## cedar
==> flow/design.v (excerpt) <==
module fifo #(
    parameter DATA_WIDTH = 16,
    parameter DEPTH = 64, 
    parameter ALMOST_FULL_THRESH = 56,
    parameter ALMOST_EMPTY_THRESH = 8
)(
    input                   clk,
    input                   rst_n,        
    input                   wr_en,
    input  [DATA_WIDTH-1:0] wr_data,
    input                   rd_en,
    output reg [DATA_WIDTH-1:0] rd_data,
    output                  full,
    output                  empty,
    output                  almost_full,
    output                  almost_empty,
    output                  overflow_err,
    output                  underflow_err,
    output [DATA_WIDTH-1:0] fifo_count
);
    function integer clog2;
        input integer value;
        integer i;
        begin
            clog2 = 0;
            for (i = value-1; i > 0; i = i >> 1)
                clog2 = clog2 + 1;
        end
    endfunction
    localparam ADDR_WIDTH = clog2(DEPTH);
    reg [DATA_WIDTH-1:0] mem [0:DEPTH-1];
    reg [ADDR_WIDTH-1:0] write_pointer;    
    reg [ADDR_WIDTH-1:0] read_pointer;     
    reg [clog2(DEPTH+1)-1:0] count;        
    reg overflow_flag, underflow_flag;
    assign full         = (count == DEPTH);
    assign empty        = (count == 0);
    assign almost_full  = (count >= ALMOST_FULL_THRESH);
    assign almost_empty = (count <= ALMOST_EMPTY_THRESH);
    assign overflow_err = overflow_flag;
    assign underflow_err= underflow_flag;
    assign fifo_count   = count;
    always @(posedge clk) begin
        if (wr_en && !full)
            mem[write_pointer] <= wr_data;
    end
    always @(posedge clk or negedge rst_n) begin
        if (!rst_n) begin
            write_pointer <= 0;
  ...
For scale: ~2000 cells after synthesis, about 1100 flip-flops, roughly 58 I/O pins, ~41000 sq um of cells after synthesis.
Settings: LEC_CHECK=0, ABC_AREA=0, CAP_MARGIN=20, CELL_PAD_IN_SITES_DETAIL_PLACEMENT=2, CORE_ASPECT_RATIO=1.03, CORE_MARGIN=3, CORE_UTILIZATION=40, GPL_TIMING_DRIVEN=1, HOLD_SLACK_MARGIN=-0.01, MIN_ROUTING_LAYER=met2, SETUP_SLACK_MARGIN=-0.31, SLEW_MARGIN=20, TNS_END_PERCENT=60; clock period 4.42 ns.
run.sh (not shown) runs the stock make flow with config.mk's settings and CLKGATE_MAP_FILE=.
cedar finished every stage; the final checks, however, were not passed, the failures being capacitance limit, slew limit.
Input changes introduced in quartz (baseline for comparison: cedar):
Settings: CTS_CLUSTER_DIAMETER now 388, previously not set; TNS_END_PERCENT no longer set, was 60; CORE_UTILIZATION now 72, was 40; MIN_ROUTING_LAYER no longer set, was met2; SETUP_SLACK_MARGIN no longer set, was -0.31; CELL_PAD_IN_SITES_DETAIL_PLACEMENT no longer set, was 2; CORE_MARGIN now 2, was 3; GPL_TIMING_DRIVEN no longer set, was 1; PLACE_DENSITY now 0.6, previously not set; HOLD_SLACK_MARGIN no longer set, was -0.01; ABC_AREA no longer set, was 0; CORE_ASPECT_RATIO no longer set, was 1.03; the clock period (ns, I/O delays scaled along) now 2.65, was 4.42.
## What came out
- What the final checks of quartz revealed, after a flow that finished every stage, was a layout that fails on setup timing.
- Where worst max-slew margin expressed relative to the limit is concerned, cedar is outperformed by quartz.
- Relative to cedar, worst setup slack after placement has decreased by 0.87 ns in quartz.
- Delta (quartz minus cedar): final worst-path setup slack dropped 0.25 ns; weighted congestion at the end of routability-driven global placement went up; fraction of standard cell area that is sequential lost 1.5 points; cell count fell 492; clock distribution area overhead in the final layout moved down.
- Measured against quartz, the total number of placement rows of cedar comes out at 1.4 times the reference value.
Inputs modified between quartz and sierra:
Settings: swapping 72 for 39 in CORE_UTILIZATION; clearing CTS_CLUSTER_DIAMETER, which used to be 388; swapping 2.65 for 3.12 in the clock period (ns, I/O delays scaled along).
Findings:
sierra: flow completed, timing, DRC and antenna clean. Average instance area after synthesis: quartz vs sierra identical. Taking quartz as the reference, in sierra number of rows created at floorplan increased about 37%; number of buffers added for setup after CTS decreased 4; power decreased 9.3 mW.
### sierra -> willow
Settings: putting ABC_AREA at 1 where nothing was set; swapping 39 for 70 in CORE_UTILIZATION; putting CTS_CLUSTER_SIZE at 71 where nothing was set; swapping 3.12 for 1.73 in the clock period (ns, I/O delays scaled along).
--- outcome ---
Every stage of willow finished as expected; the final checks, on the other hand, flagged setup timing, which means the layout fails. Delta(setup slack, willow - sierra) < 0. Changes observed in willow relative to sierra: post-route fraction of the period consumed by the critical path up 41 points, worst stage delay on the critical path decreased by 0.03 ns relative to the old numbers, combinational fraction of design power went up 13 points. From sierra to willow the numbers moved as follows: filler cell count has decreased; portion of the post-synthesis area used by sequential elements now sits lower; met1 layer wirelength in the final routing +1600 microns; part of the total power dissipated in the clock network -3.2 points. willow reports its cell type of the slowest stage on the worst timing path as sky130_fd_sc_hd__dfrtp_4 while sierra reports sky130_fd_sc_hd__or4_4. From sierra to willow, largest net degree at the start of global routing did not move at all. In the metrics for willow and sierra, the one carrying the higher number of stages on the worst setup path is willow. The higher chip width of willow and sierra is in sierra.


Starting RTL as in the previous note.
Settings: LEC_CHECK=0, ABC_AREA=1, CAP_MARGIN=20, CELL_PAD_IN_SITES_GLOBAL_PLACEMENT=1, CORE_ASPECT_RATIO=0.98, CORE_MARGIN=6, CORE_UTILIZATION=40, CTS_CLUSTER_DIAMETER=102, CTS_CLUSTER_SIZE=24, GPL_ROUTABILITY_DRIVEN=1, GPL_TIMING_DRIVEN=0, HOLD_SLACK_MARGIN=0.1, PLACE_DENSITY=0.6, SLEW_MARGIN=40, TNS_END_PERCENT=60; clock period 3.87 ns.
Then changed:
Settings changed: CELL_PAD_IN_SITES_DETAIL_PLACEMENT set to 0, CELL_PAD_IN_SITES_GLOBAL_PLACEMENT 1 to 0, CORE_ASPECT_RATIO 0.98 to unset, CORE_MARGIN 6 to 2, CORE_UTILIZATION 40 to 72, CTS_CLUSTER_DIAMETER 102 to unset, CTS_CLUSTER_SIZE 24 to unset, GPL_ROUTABILITY_DRIVEN 1 to unset, GPL_TIMING_DRIVEN 0 to unset, HOLD_SLACK_MARGIN 0.1 to unset, PLACE_DENSITY 0.6 to 0.67, SETUP_SLACK_MARGIN set to -0.17, SLEW_MARGIN 40 to 20, TNS_END_PERCENT 60 to unset.
Clock period 3.87 ns to 1.76 ns, I/O delays scaled along.
What happened:
- With this change the flow finished with negative setup slack left
- non-clock buffer count decreases by 1
- utilization increases by 43 points
- global-route usage increases by 18 points
- hold slack loses 0.23 ns
- clock power increases to 3.5 times its value
- worst setup slack loses 1.2 ns
- count of clock-buffer cells in the layout increases by 47
- routed wire length decreases by 4.1%
Then changed:
Settings changed: CTS_CLUSTER_SIZE set to 76, PLACE_DENSITY 0.67 to 0.65, SETUP_SLACK_MARGIN -0.17 to -0.14.
Clock period 1.76 ns to 2.15 ns, I/O delays scaled along.
What happened: The new run finished with negative setup slack left. First-iteration DRC count drops by 10%. Power fell by 23%. Die size is unchanged. Clock skew hardly moves.


Starting RTL as in the previous note.
clock: 4.31 ns
lec_check: 0
cap_margin: 35
cell_pad_in_sites_global_placement: 0
core_aspect_ratio: 0.98
core_margin: 2
core_utilization: 66
cts_cluster_diameter: 209
gpl_routability_driven: 0
min_routing_layer: met2
place_density: 0.64
slew_margin: 20
tns_end_percent: 50
The first run ran to the end with no violations.
==> next run, changes <==
ABC_AREA = 1   (was unset)
CAP_MARGIN = 20   (was 35)
CELL_PAD_IN_SITES_DETAIL_PLACEMENT = 0   (was unset)
CORE_ASPECT_RATIO = 1.06   (was 0.98)
CTS_CLUSTER_DIAMETER = 27   (was 209)
GPL_ROUTABILITY_DRIVEN = unset   (was 0)
MIN_ROUTING_LAYER = unset   (was met2)
PLACE_DENSITY = unset   (was 0.64)
SETUP_SLACK_MARGIN = 0.59   (was unset)
TNS_END_PERCENT = unset   (was 50)
clock period = 2.28 ns   (was 4.31 ns; I/O delays follow)
Now the flow reached the layout checks and failed them: negative setup slack.
Clock skew rose by 15 ps.
First-iteration DRC count drops by about 11%.
Global-route usage went down by 8.0 points.
Design area went up by 28%.
Critical path depth grows by 2.
Synthesized cell count grows by about 110%.
Worst setup slack is worse by 600 ps.
Worst hold slack gets better by 59 ps.
Sequential power goes up by 86%.
Non-clock buffer count went up by 185.
Via count came out higher by 33%.
==> next run, changes <==
ABC_AREA = 0   (was 1)
CELL_PAD_IN_SITES_GLOBAL_PLACEMENT = 1   (was 0)
CORE_ASPECT_RATIO = unset   (was 1.06)
CORE_MARGIN = 4   (was 2)
CORE_UTILIZATION = 57   (was 66)
CTS_CLUSTER_DIAMETER = 126   (was 27)
GPL_ROUTABILITY_DRIVEN = 0   (was unset)
PLACE_DENSITY_LB_ADDON = 0.14   (was unset)
SETUP_SLACK_MARGIN = 0.39   (was 0.59)
TNS_END_PERCENT = 95   (was unset)
What happened:
- The changed run finished but failed the layout checks on negative setup slack
- hold slack gains 150 ps
- register-to-register slack degrades by 370 ps
- via count fell by about 40%
- area after synthesis drops by 8.5%
- maximum frequency shrinks by about 13%
- clock skew goes down by 20 ps
- clock-buffer cell count went down by 88
- cell count is lower by about 40%
- non-clock buffer count went up by 37
- critical path depth does not change
==> next run, changes <==
CELL_PAD_IN_SITES_GLOBAL_PLACEMENT = 0   (was 1)
CORE_MARGIN = 2   (was 4)
CORE_UTILIZATION = 72   (was 57)
CTS_CLUSTER_DIAMETER = unset   (was 126)
CTS_CLUSTER_SIZE = 37   (was unset)
GPL_ROUTABILITY_DRIVEN = unset   (was 0)
PLACE_DENSITY = 0.65   (was unset)
PLACE_DENSITY_LB_ADDON = unset   (was 0.14)
SETUP_SLACK_MARGIN = 0.35   (was 0.39)
TNS_END_PERCENT = unset   (was 95)
clock period = 1.74 ns   (was 2.28 ns; I/O delays follow)
The changed run completed, yet does not pass: max-capacitance violations, max-slew violations, negative setup slack.
Combinational power came out higher by about 60%.
Die size came out lower by 23%.
Cell area came out higher by about 0.5%.
Register-to-register slack got worse by 1300 ps.
==> next run, changes <==
ABC_AREA = 1   (was 0)
CORE_ASPECT_RATIO = 1.06   (was unset)
CORE_UTILIZATION = 66   (was 72)
CTS_CLUSTER_SIZE = unset   (was 37)
PLACE_DENSITY = unset   (was 0.65)
SETUP_SLACK_MARGIN = -0.17   (was 0.35)
clock period = 2.28 ns   (was 1.74 ns; I/O delays follow)
The new run finished but failed the layout checks on negative setup slack.
Sequential power goes down by a quarter to a third.
Clock power is lower by a quarter to a third.
Core utilization came out lower by 15 points.
Routed wire length falls by about a fifth.
Power shrinks by a quarter to a third.
Clock skew hardly moves.
Count of clock-buffer cells in the layout drops by 2.
Combinational power falls by a quarter to a third.
==> next run, changes <==
ABC_AREA = unset   (was 1)
CELL_PAD_IN_SITES_DETAIL_PLACEMENT = unset   (was 0)
CELL_PAD_IN_SITES_GLOBAL_PLACEMENT = unset   (was 0)
CORE_ASPECT_RATIO = unset   (was 1.06)
CORE_UTILIZATION = 40   (was 66)
PLACE_DENSITY = 0.6   (was unset)
SETUP_SLACK_MARGIN = unset   (was -0.17)
clock period = 3.12 ns   (was 2.28 ns; I/O delays follow)
This time the run finished clean.
Clock skew came out higher by 12 ps.
Final area came out lower by 6.9%.
Synthesized area came out lower by 8.5%.
Core utilization came out lower by 29 points.
Combinational power came out lower by 49%.
First-iteration DRC count came out lower by 43%.
Die area came out higher by 50%.
Via count came out lower by 34%.
Wire length came out lower by 18%.
Global-route usage came out lower by 17 points.
Sequential share of layout area came out higher by 4.5 points.


fifo again, from the RTL that the note above started with.
make LEC_CHECK=0 ABC_AREA=1 CAP_MARGIN=5 CELL_PAD_IN_SITES_DETAIL_PLACEMENT=0 CELL_PAD_IN_SITES_GLOBAL_PLACEMENT=0 CORE_MARGIN=2 CORE_UTILIZATION=72 CTS_CLUSTER_SIZE=76 HOLD_SLACK_MARGIN=-0.09 PLACE_DENSITY=0.65 SETUP_SLACK_MARGIN=0.31 SLEW_MARGIN=20 finish   # period 1.76 ns
The baseline ran to the end with violations: negative setup slack.
==> next run, changes <==
Settings changed: CAP_MARGIN 5 to 20, CORE_ASPECT_RATIO from default to 1.06, CORE_UTILIZATION 72 to 69, CTS_CLUSTER_SIZE 76 to 31, HOLD_SLACK_MARGIN -0.09 to default, PLACE_DENSITY 0.65 to default, SETUP_SLACK_MARGIN 0.31 to -0.17.
Clock period 1.76 ns to 1.87 ns, I/O delays scaled along.
The new run produced a layout that fails on negative setup slack.
Maximum frequency came out higher by 4.8%.
Cell count came out lower by 0.91%.
Utilization came out lower by 5.8 points.
Hold slack is worse by 12 ps.
Global-route usage came out lower by 1.6 points.
Via count came out lower by about 5%.


fifo again, from the RTL that the note above started with.
clock: 2.28 ns
lec_check: 0
abc_area: 0
cap_margin: 20
cell_pad_in_sites_detail_placement: 0
cell_pad_in_sites_global_placement: 1
core_margin: 7
core_utilization: 57
cts_cluster_diameter: 126
gpl_routability_driven: 0
max_routing_layer: met4
place_density_lb_addon: 0.14
slew_margin: 20
tns_end_percent: 95
The first run completed, yet does not pass: negative setup slack.
Then changed:
==> flow/constraint.sdc (replaced) <==
create_clock -name core_clock -period 2.63 [get_ports {clk}]
set_input_delay 0.5260 -clock core_clock [delete_from_list [all_inputs] [get_ports {clk}]]
set_output_delay 0.5260 -clock core_clock [all_outputs]
set_load 0.01 [all_outputs]
Outcome:
- The new run finished with negative setup slack left
- sequential share of layout area increases by 0.57 points
- maximum frequency shrinks by a few percent
- clock-buffer cell count goes up by 11
- via count barely changes
- synthesized area does not change
- setup slack gets better by 0.25 ns
- power is lower by roughly a tenth
- global-route usage grows by 0.41 points
Then changed:
==> flow/config.mk (replaced) <==
export PLATFORM = sky130hd
export DESIGN_NAME = fifo
export DESIGN_NICKNAME = fifo
export VERILOG_FILES = /design/flow/design.v
export SDC_FILE = /design/flow/constraint.sdc
export NUM_CORES = 4
export LEC_CHECK = 0
export ABC_AREA = 1
export CAP_MARGIN = 20
export CELL_PAD_IN_SITES_DETAIL_PLACEMENT = 0
export CELL_PAD_IN_SITES_GLOBAL_PLACEMENT = 0
export CORE_MARGIN = 2
export CORE_UTILIZATION = 72
export CTS_CLUSTER_SIZE = 76
export PLACE_DENSITY = 0.65
export SETUP_SLACK_MARGIN = 0.31
export SLEW_MARGIN = 20
==> flow/constraint.sdc (replaced) <==
create_clock -name core_clock -period 1.76 [get_ports {clk}]
set_input_delay 0.3520 -clock core_clock [delete_from_list [all_inputs] [get_ports {clk}]]
set_output_delay 0.3520 -clock core_clock [all_outputs]
set_load 0.01 [all_outputs]
The changed run ran to the end with violations: negative setup slack.
Clock power increases by 50%.
Worst setup slack loses 0.29 ns.
Design area is higher by about 13%.


fifo again, from the RTL that the note above started with.
Settings: LEC_CHECK=0, ABC_AREA=1, CAP_MARGIN=20, CELL_PAD_IN_SITES_DETAIL_PLACEMENT=2, CORE_ASPECT_RATIO=1.03, CORE_MARGIN=6, CORE_UTILIZATION=40, GPL_TIMING_DRIVEN=1, HOLD_SLACK_MARGIN=0.18, MIN_ROUTING_LAYER=met1, SETUP_SLACK_MARGIN=0.28, SLEW_MARGIN=20, TNS_END_PERCENT=75; clock period 4.42 ns.
==> next run, changes <==
CELL_PAD_IN_SITES_DETAIL_PLACEMENT = not set   (was 2)
CELL_PAD_IN_SITES_GLOBAL_PLACEMENT = 2   (was not set)
CORE_ASPECT_RATIO = not set   (was 1.03)
CORE_MARGIN = 2   (was 6)
CTS_CLUSTER_DIAMETER = 102   (was not set)
GPL_ROUTABILITY_DRIVEN = 0   (was not set)
GPL_TIMING_DRIVEN = not set   (was 1)
HOLD_SLACK_MARGIN = not set   (was 0.18)
MIN_ROUTING_LAYER = not set   (was met1)
PLACE_DENSITY = 0.6   (was not set)
SETUP_SLACK_MARGIN = not set   (was 0.28)
SLEW_MARGIN = 40   (was 20)
TNS_END_PERCENT = 60   (was 75)
clock period = 3.3 ns   (was 4.42 ns; I/O delays follow)
What happened: Sequential cell count does not change; sequential power came out higher by 31%; synthesized area does not change.
==> next run, changes <==
CELL_PAD_IN_SITES_GLOBAL_PLACEMENT = not set   (was 2)
CORE_UTILIZATION = 72   (was 40)
CTS_CLUSTER_DIAMETER = not set   (was 102)
CTS_CLUSTER_SIZE = 74   (was not set)
GPL_ROUTABILITY_DRIVEN = not set   (was 0)
PLACE_DENSITY = 0.42   (was 0.6)
SETUP_SLACK_MARGIN = -0.12   (was not set)
SLEW_MARGIN = 20   (was 40)
TNS_END_PERCENT = not set   (was 60)
clock period = 1.73 ns   (was 3.3 ns; I/O delays follow)
The new run produced a layout that fails on setup timing.
Final area goes up by a little under a tenth.
First-iteration DRC count goes up by well over a third.
Die size goes down by well over a third.
Cell count goes down by a little under a tenth.
Synthesized cell count is unchanged.
Clock skew hardly moves.
Global-route usage goes up by 18 points.
Non-clock buffer count goes up by 148.
Clock-buffer cell count goes down by 19.
Power and IR drop assume default switching activity.
